==> inputs of v8 <==
==> flow/design.v <==
module fixed_point_alu (
    input clk,
    input rst,
    input [1:0] op,           
    input signed [15:0] a,    
    input signed [15:0] b,    
    output reg signed [23:0] out,   
    output reg overflow       
);
    localparam Q8_MAX_POS = 16'sh7FFF;    
    localparam Q8_MAX_NEG = 16'sh8000;    
    localparam Q16_MAX_POS = 24'sh7FFFFF;  
    localparam Q16_MAX_NEG = 24'sh800000;  
    reg signed [31:0] mul_result;   
    reg signed [23:0] add_sub_result;
    always @(posedge clk or posedge rst) begin
        if (rst) begin
            out <= 0;
            overflow <= 0;
        end else begin
            case (op)
                2'b00: begin
                    add_sub_result = a + b;
                    if ((a > 0 && b > 0 && add_sub_result < 0) || 
                        (a < 0 && b < 0 && add_sub_result > 0)) begin
                        overflow <= 1;
                        out <= (a[15] == 1) ? Q16_MAX_NEG : Q16_MAX_POS;
                    end else begin
                        overflow <= 0;
                        out <= { {8{add_sub_result[15]}}, add_sub_result };  
                    end
                end
                2'b01: begin
                    add_sub_result = a - b;
                    if ((a > 0 && b < 0 && add_sub_result < 0) || 
                        (a < 0 && b > 0 && add_sub_result > 0)) begin
                        overflow <= 1;
                        out <= (a[15] == 1) ? Q16_MAX_NEG : Q16_MAX_POS;
                    end else begin
                        overflow <= 0;
                        out <= { {8{add_sub_result[15]}}, add_sub_result };  
                    end
                end
               2'b10: begin
    mul_result = a * b;   
    if ($signed(mul_result[31:8]) > $signed(Q16_MAX_POS)) begin
        overflow <= 1;
        out <= Q16_MAX_POS;
    end else if ($signed(mul_result[31:8]) < $signed(Q16_MAX_NEG)) begin
        overflow <= 1;
        out <= Q16_MAX_NEG;
    end else begin
        overflow <= 0;
        out <= mul_result[31:8];   
    end
end
                2'b11: begin
                    if (b == 0) begin   
                        overflow <= 1;
                        out <= (a[15] == 1) ? Q16_MAX_NEG : Q16_MAX_POS;
                    end else begin
                        out <= (a << 8) / b;
                        overflow <= 0;
                    end
                end
                default: begin
                    out <= 0;
                    overflow <= 0;
                end
            endcase
        end
    end
endmodule
==> flow/run.sh <==
#!/bin/bash
# the make line also repeats each setting of config.mk as NAME=value (left out here)
make -C /OpenROAD-flow-scripts/flow DESIGN_CONFIG=/design/flow/config.mk WORK_HOME=/design/flow/orfs CLKGATE_MAP_FILE= finish
==> flow/config.mk <==
export PLATFORM = sky130hd
export DESIGN_NAME = fixed_point_alu
export DESIGN_NICKNAME = fixed_point_alu
export VERILOG_FILES = /design/flow/design.v
export SDC_FILE = /design/flow/constraint.sdc
export NUM_CORES = 4
export LEC_CHECK = 0
export CAP_MARGIN = 25
export CORE_MARGIN = 2
export CORE_UTILIZATION = 40
export HOLD_SLACK_MARGIN = 0.05
export MAX_ROUTING_LAYER = met4
export SLEW_MARGIN = 20
==> flow/constraint.sdc <==
create_clock -name core_clock -period 60.0 [get_ports {clk}]
set_input_delay 12.0000 -clock core_clock [delete_from_list [all_inputs] [get_ports {clk}]]
set_output_delay 12.0000 -clock core_clock [all_outputs]
set_load 0.01 [all_outputs]
==> v21 (differences from v8) <==
- CAP_MARGIN: 25 -> 20
- CORE_UTILIZATION: 40 -> 30
- HOLD_SLACK_MARGIN: 0.05 -> not set
- MAX_ROUTING_LAYER: met4 -> not set
==> flow/constraint.sdc (replaced) <==
create_clock -name core_clock -period 63.1 [get_ports {clk}]
set_input_delay 12.6200 -clock core_clock [delete_from_list [all_inputs] [get_ports {clk}]]
set_output_delay 12.6200 -clock core_clock [all_outputs]
set_load 0.01 [all_outputs]
==> comparison table <==
Antenna cells: v8 2; v21 1
Die H: v8 279 um; v21 321 um
Register clock-pin slew on the reported worst setup and hold paths: v8 100 ps; v21 90 ps
Outcome: v8 finished clean; v21 finished clean
Row count: v8 100; v21 116
Wire per inst: v8 22.8 um; v21 21.8 um
Portion of the clock cycle consumed by the worst path in the final layout: v8 96.9%; v21 96.0%
Buffers inserted during post-CTS setup optimization: v8 2; v21 0
Total detailed-routing wirelength: v8 120000 um; v21 120000 um
Starting utilization of the core area: v8 40.5%; v21 30.2%
Total number of tap cells: v8 969; v21 1298
Data arrival time of the worst path: v8 58300 ps; v21 60780 ps
Area of the placeable core: v8 74600 um2; v21 100000 um2
First-pass iteration count of the detailed router: v8 8; v21 6
Number of non-clock inverters in the layout: v8 395; v21 396
Data required, critical path: v8 60150 ps; v21 63270 ps
Nets: v8 4990; v21 4936
Biggest fanout along the worst timing path: v8 15; v21 23
Number of cells in the finished layout apart from fillers: v8 5253; v21 5527
Total routing usage reported by global routing: v8 31.0%; v21 22.6%
Share of the core filled with cells: v8 47.3%; v21 34.7%


==> run a: inputs <==
RTL: the design.v shown in full above, as it stands there.
Settings: LEC_CHECK=0, CAP_MARGIN=20, CORE_ASPECT_RATIO=1.26, CORE_MARGIN=2, CORE_UTILIZATION=71, CTS_CLUSTER_SIZE=21, MAX_ROUTING_LAYER=met5, PLACE_DENSITY=0.65, SETUP_SLACK_MARGIN=-1.69, SLEW_MARGIN=20, TNS_END_PERCENT=95; clock period 57.9 ns.
run.sh (not shown) runs the stock make flow with config.mk's settings and CLKGATE_MAP_FILE=.
==> run b (differences from run a) <==
- CORE_UTILIZATION: 71 -> 68
- CTS_CLUSTER_DIAMETER: not set -> 338
- PLACE_DENSITY: 0.65 -> 0.66
- SETUP_SLACK_MARGIN: -1.69 -> 5.0
==> run c (differences from run a) <==
- ABC_AREA: not set -> 1
- CORE_UTILIZATION: 71 -> 68
- CTS_CLUSTER_DIAMETER: not set -> 331
- PLACE_DENSITY: 0.65 -> 0.62
- SETUP_SLACK_MARGIN: -1.69 -> -2.0
==> flow/constraint.sdc (replaced) <==
create_clock -name core_clock -period 53.6 [get_ports {clk}]
set_input_delay 10.7200 -clock core_clock [delete_from_list [all_inputs] [get_ports {clk}]]
set_output_delay 10.7200 -clock core_clock [all_outputs]
set_load 0.01 [all_outputs]
==> results <==
Synth Area in XOR/XNOR: run b 8.115%; run c 6.730%; run a 8.115%
Area after detailed placement: run b 33430 sq um; run c 38620 sq um; run a 33230 sq um
Average cell area after synthesis: run b 7.493 sq um; run c 6.673 sq um; run a 7.493 sq um
Vert. Die Dim: run b 240.6 um; run c 237.4 um; run a 235.5 um
Total of cells resized after clock tree synthesis: run b 453; run c -; run a 25
Status: run b stopped before the end; run c stopped before the end; run a failed layout checks
Stage where the flow stopped: run b 5_1_grt; run c 4_1_cts; run a -
Reasons for failing layout checks: run b -; run c -; run a setup timing
Area of the mapped netlist: run b 30210 sq um; run c 29410 sq um; run a 30210 sq um
Global placer's final weighted congestion: run b 1.133; run c 1.073; run a 1.249
Sum of net half-perimeters after detailed placement: run b 91800 um; run c 95180 um; run a 95710 um
Cell count in the Yosys report: run b 4031; run c 4407; run a 4031
Post-synthesis chip area from yosys: run b 30210 sq um; run c 29410 sq um; run a 30210 sq um
Area leader share: run b 17.50%; run c 17.97%; run a 17.50%
Sequential-to-total area share from yosys stat: run b 2.071%; run c 2.127%; run a 2.071%
Post-Synth Simple-Gate Area: run b 20.80%; run c 28.14%; run a 20.80%
Area fraction in full adders, half adders and majority gates: run b 34.36%; run c 35.29%; run a 34.36%
Placed cell count: run b 4686; run c 6022; run a 4803
Compound Share, Synth: run b 25.40%; run c 13.37%; run a 25.40%
Number of levels the H-tree was split into: run b 1; run c -; run a 1
Die outline area: run b 46130 sq um; run c 44940 sq um; run a 44220 sq um
Portion of netlist area occupied by mux cells: run b 2.241%; run c 0.1702%; run a 2.241%
Post-CTS setup repair buffer count: run b 281; run c -; run a 2
Number of rows in the core area: run b 86; run c 85; run a 84
Max clock buf depth: run b 2; run c -; run a 2
